==> v13: inputs <==
## AXI_LITE_PROJ
module AXI_LITE_PROJ #(
    parameter   ADDRESS     =   32,
    parameter   DATA_WIDTH  =   32
)
(
    input                   clk,
    input                   reset_n,
    input      [31:0]       C_ADRR,
    input      [31:0]       C_DATA,
    input                   C_VALID,
    input                   C_VALID_R,
    input      [31:0]       C_ADRR_R,
    output     [31:0]       C_DATA_READ,
    input      [3:0 ]       C_STRB,
    output reg              READY_S
);
clock: 10.0 ns
lec_check: 0
cap_margin: 20
core_margin: 7
core_utilization: 40
cts_cluster_size: 69
max_routing_layer: met4
place_density: 0.6
slew_margin: 20
run.sh (not shown) runs the stock make flow with config.mk's settings and CLKGATE_MAP_FILE=.
==> inputs of v2, as changes to v13 <==
- ABC_AREA: unset -> 0
- CAP_MARGIN: 20 -> 30
- CELL_PAD_IN_SITES_GLOBAL_PLACEMENT: unset -> 3
- CORE_ASPECT_RATIO: unset -> 0.56
- CORE_MARGIN: 7 -> 2
- CTS_CLUSTER_SIZE: 69 -> 50
- GPL_ROUTABILITY_DRIVEN: unset -> 1
- GPL_TIMING_DRIVEN: unset -> 0
- MAX_ROUTING_LAYER: met4 -> unset
- PLACE_DENSITY: 0.6 -> unset
- PLACE_DENSITY_LB_ADDON: unset -> 0.19
- SLEW_MARGIN: 20 -> 30
==> flow/constraint.sdc (replaced) <==
create_clock -name core_clock -period 7.69 [get_ports {clk}]
set_input_delay 1.5380 -clock core_clock [delete_from_list [all_inputs] [get_ports {clk}]]
set_output_delay 1.5380 -clock core_clock [all_outputs]
set_load 0.01 [all_outputs]
==> inputs of v20, as changes to v13 <==
- ABC_AREA: unset -> 1
- CAP_MARGIN: 20 -> 40
- CELL_PAD_IN_SITES_GLOBAL_PLACEMENT: unset -> 2
- CORE_ASPECT_RATIO: unset -> 0.93
- CORE_MARGIN: 7 -> 5
- CORE_UTILIZATION: 40 -> 64
- CTS_CLUSTER_DIAMETER: unset -> 68
- GPL_ROUTABILITY_DRIVEN: unset -> 1
- GPL_TIMING_DRIVEN: unset -> 0
- MAX_ROUTING_LAYER: met4 -> met5
- PLACE_DENSITY: 0.6 -> unset
- PLACE_DENSITY_LB_ADDON: unset -> 0.18
- SETUP_SLACK_MARGIN: unset -> 0.2
- SLEW_MARGIN: 20 -> 30
- TNS_END_PERCENT: unset -> 85
==> results.cfg <==
; physical design summary
[floorplanning]
ioPinCount = 137
die_h_um = 256
nWellTaps = 1504

[synth]
synth_stat.cells = 3997
ys_seq_share_pct = 40.8
yosysTopAreaCellShare_pct = 27.8

[timing]
fin_ws_ps = -93.5
rsz0062_at_grt = true
setup_viol = 51

[worst_setup_path]
worstPathMaxFanout = 6

[global_route]
grt.overflow.total = 0

[power_and_ir_drop]
switching_power_w = 0.00328
clockNetworkPower_w = 0.00529

[status]
status = failed layout checks
so_faults = negative setup slack
(the above is from v2)
==> results.cfg <==
; flow metrics
[status]
status = did not finish
stop_stage = 3_1_place_gp_skip_io
firstError = [ERROR FLW-0024] Place density exceeds 1.0 (current PLACE_DENSITY_LB_ADDON =  0.18). Please check if the value of  PLACE_DENSITY_LB_ADDON is between 0 and 0.99.

[synth]
synth.avg_cell_area_um2 = 7.07
yosysTopAreaCellShare_pct = 25.4
fa_ha_area_share_pct = 0.554
synth_stat.cells = 7037
simple_gate_area_share_pct = 41.2
ys_warn_count = 3
ys_ff = 707
ys_seq_share_pct = 37.2

[floorplanning]
chip_area_mm2 = 0.0834
die_h_um = 279
(the above is from v20)
==> results.cfg <==
; physical design summary
[status]
status = finished clean

[global_route]
grt.overflow.total = 0

[timing]
rsz0062_at_grt = false
setup_viol = 0
fin_ws_ps = 524

[floorplanning]
nWellTaps = 1500
die_h_um = 351

[synth]
ys_seq_share_pct = 40.8
yosysTopAreaCellShare_pct = 27.8
top_cells_by_count = nand2_1 (558), mux2i_1 (446), edfxtp_1 (420)
synth_stat.cells = 3997

[route]
wl_met1_um = 62200

[power_and_ir_drop]
p_seq_share_pct = 40.2
switching_power_w = 0.00245
(the above is from v13)

---

==> try-garnet: inputs <==
Starting RTL as in the previous note.
Settings: LEC_CHECK=0, ABC_AREA=0, CAP_MARGIN=20, CELL_PAD_IN_SITES_GLOBAL_PLACEMENT=2, CORE_ASPECT_RATIO=1.03, CORE_MARGIN=7, CORE_UTILIZATION=34, CTS_CLUSTER_DIAMETER=155, GPL_ROUTABILITY_DRIVEN=0, MIN_ROUTING_LAYER=met1, SETUP_SLACK_MARGIN=0.58, SLEW_MARGIN=20, TNS_END_PERCENT=5; clock period 7.87 ns.
==> try-raven: changes against try-garnet <==
ABC_AREA = default   (was 0)
CELL_PAD_IN_SITES_GLOBAL_PLACEMENT = default   (was 2)
CORE_ASPECT_RATIO = default   (was 1.03)
CORE_MARGIN = 2   (was 7)
CORE_UTILIZATION = 58   (was 34)
CTS_CLUSTER_DIAMETER = default   (was 155)
CTS_CLUSTER_SIZE = 39   (was default)
GPL_ROUTABILITY_DRIVEN = default   (was 0)
MIN_ROUTING_LAYER = default   (was met1)
PLACE_DENSITY = 0.6   (was default)
SETUP_SLACK_MARGIN = default   (was 0.58)
TNS_END_PERCENT = default   (was 5)
==> flow/constraint.sdc (replaced) <==
create_clock -name core_clock -period 6.42 [get_ports {clk}]
set_input_delay 1.2840 -clock core_clock [delete_from_list [all_inputs] [get_ports {clk}]]
set_output_delay 1.2840 -clock core_clock [all_outputs]
set_load 0.01 [all_outputs]
==> notes <==
try-raven finished with setup timing left. try-garnet completed with no timing, DRC or antenna violations. In try-raven the first-iteration DRC count is higher than in try-garnet, by about 64%. In try-garnet the register-to-register slack is better than in try-raven, by 0.65 ns. Between try-raven and try-garnet, the lower setup slack is in try-raven (gap 0.49 ns). Against try-garnet, the global-route usage of try-raven is higher by 17 points. Via count: try-garnet is smaller than try-raven (about 5%). Synthesized cell count is the same in try-garnet and try-raven. Of try-raven and try-garnet, try-garnet has the higher routed wire length (gap about 8%, measured against try-garnet). Against try-raven, the cell count of try-garnet is higher by about 13%. Flip-flop count is the same in try-garnet and try-raven. Against try-raven, the clock skew of try-garnet is lower by 0.021 ns.
==> figures <==
	try-raven	try-garnet
Outcome	complete, but fails checks	no timing/DRC/antenna violations
Violated checks	setup timing	-
Crit path DRT	3.61 ns	4.49 ns
Clock network power share	52.1%	53.6%
Total die size	0.0805 sq mm	0.144 sq mm
First-pass GRT wire length	256000 um	275000 um
Hold EP	AXI_M.R_MASTER_DATA[20]	AXI_M.ARADDR[6]
Horizontal extent of the die	284 um	374 um
Number of CTS-inserted buffers	80	90
Met3 global-route usage	19.3%	8.10%
Detailed-routing iteration count for the pre-antenna-repair pass	8	6
Capture point of the worst reg-to-reg path	AXI_S.slave_mem[27][7]	AXI_S.slave_mem[26][3]
Top Layer Used	met5	met4
Worst reg2reg startpoint	AXI_S.W_STATE[1]	AXI_S.W_STATE[2]
Setup TNS	-131.76 ns	0 ns
Slew of the pin with the lowest slew margin	1.44 ns	1.21 ns
Iter 0 DRT Violations	6453	3936
Area of all placed cells without fillers	0.0570 sq mm	0.0579 sq mm
Post-CTS clock slew at the launch and capture registers of the worst setup and hold paths	0.05 ns	0.03 ns
Fill cell instance count of the final layout	5043	12700
Initial antenna violation count	5	2
Combined buffer and inverter count along the critical path	5	6
Worst relative slew slack	3.65%	19.3%

---

==> inputs of 05-05 <==
AXI_LITE_PROJ again, from the RTL that the note above started with.
// AXI_LITE_PROJ
module AXI_LITE_PROJ #(
    parameter   ADDRESS     =   32,
    parameter   DATA_WIDTH  =   32
)
(
    input                   clk,
    input                   reset_n,
    input      [31:0]       C_ADRR,
    input      [31:0]       C_DATA,
    input                   C_VALID,
    input                   C_VALID_R,
    input      [31:0]       C_ADRR_R,
    output     [31:0]       C_DATA_READ,
    input      [3:0 ]       C_STRB,
    output reg              READY_S
);
 wire                       S_AWREADY;
 wire                       M_AWVALID;
 wire          [31: 0]      M_AWADDR;
 wire                       S_WREADY;
 wire                       M_WVALID;
 wire          [31: 0]      M_WDATA;
 wire                       S_BVALID;
 wire          [1 : 0]      S_BRESP;
 wire                       M_BREADY;
 wire                       S_ARREADY;
 wire                       M_ARVALID;
 wire          [31: 0]      M_ARADDR;
 wire                       S_RREADY;
 wire                       M_RVALID;
 wire          [31: 0]      S_RDATA;
 wire          [3 : 0]      M_WSTRB;
 wire                       READY;
always @(*) READY_S = READY;
 AXI_MASTER            AXI_M(
    .ACLK(clk),
    .ARESETN(reset_n),
    .AWREADY(S_AWREADY),
  ...
export LEC_CHECK = 0
export CAP_MARGIN = 20
export CORE_MARGIN = 2
export CORE_UTILIZATION = 40
export PLACE_DENSITY = 0.6
export SLEW_MARGIN = 20
create_clock -name core_clock -period 11.3 [get_ports {clk}]
==> 03-23 (differences from 05-05) <==
- CORE_UTILIZATION: 40 -> 66
- CTS_CLUSTER_SIZE: default -> 51
- PLACE_DENSITY: 0.6 -> default
- SETUP_SLACK_MARGIN: default -> -0.08
==> flow/constraint.sdc (replaced) <==
create_clock -name core_clock -period 6.62 [get_ports {clk}]
set_input_delay 1.3240 -clock core_clock [delete_from_list [all_inputs] [get_ports {clk}]]
set_output_delay 1.3240 -clock core_clock [all_outputs]
set_load 0.01 [all_outputs]
==> qor summary <==
metric                                                                                  03-23                    05-05
Combinational Area                                                                 26100 um^2               25300 um^2
Insertion delay at the late pin of the worst-skew pair                                 730 ps                   710 ps
Initial DRT Pass Iterations                                                                17                        6
Chip Footprint                                                                     70900 um^2              116000 um^2
Filler cell count in the final layout                                                    3688                    10300
Status                                                             complete, but fails checks  complete, no violations
Reasons for failing layout checks                                        negative setup slack                        -
Core Area                                                                          68300 um^2              112000 um^2
Required time of the critical path                                                    3750 ps                  6060 ps
Post-detailed-routing wire length                                                      175 mm                   162 mm
Slowest cell delay on critical path                                                    320 ps                   400 ps
Number of antenna violations at the first check in global routing                           9                        2
Comb area share                                                                         47.0%                    46.8%
Peak supply drop                                                                     0.333 mV                 0.124 mV
Signal buffers share of area                                                            8.01%                    5.47%
Worst-Margin Slew                                                                     1360 ps                  1240 ps
Cell Count Post-Placement                                                                4888                     5449
Routed length per instance                                                            30.5 um                  25.8 um
Critical path endpoint                                                  AXI_S.slave_mem[1][5]   AXI_S.slave_mem[25][3]
Final setup slack of the worst path                                                   -128 ps                   952 ps
Vertical die size                                                                      266 um                   341 um
LEAKAGE                                                                               21.7 nW                  20.9 nW
Power consumed by sequential cells                                                    5.01 mW                  2.94 mW
Global-route total usage across every layer                                             48.2%                    27.4%
Combinational power                                                                   1.07 mW                 0.584 mW
Filler-free cell count of the finished design                                            5723                     6288
Power is estimated from default activity; no workload was simulated.
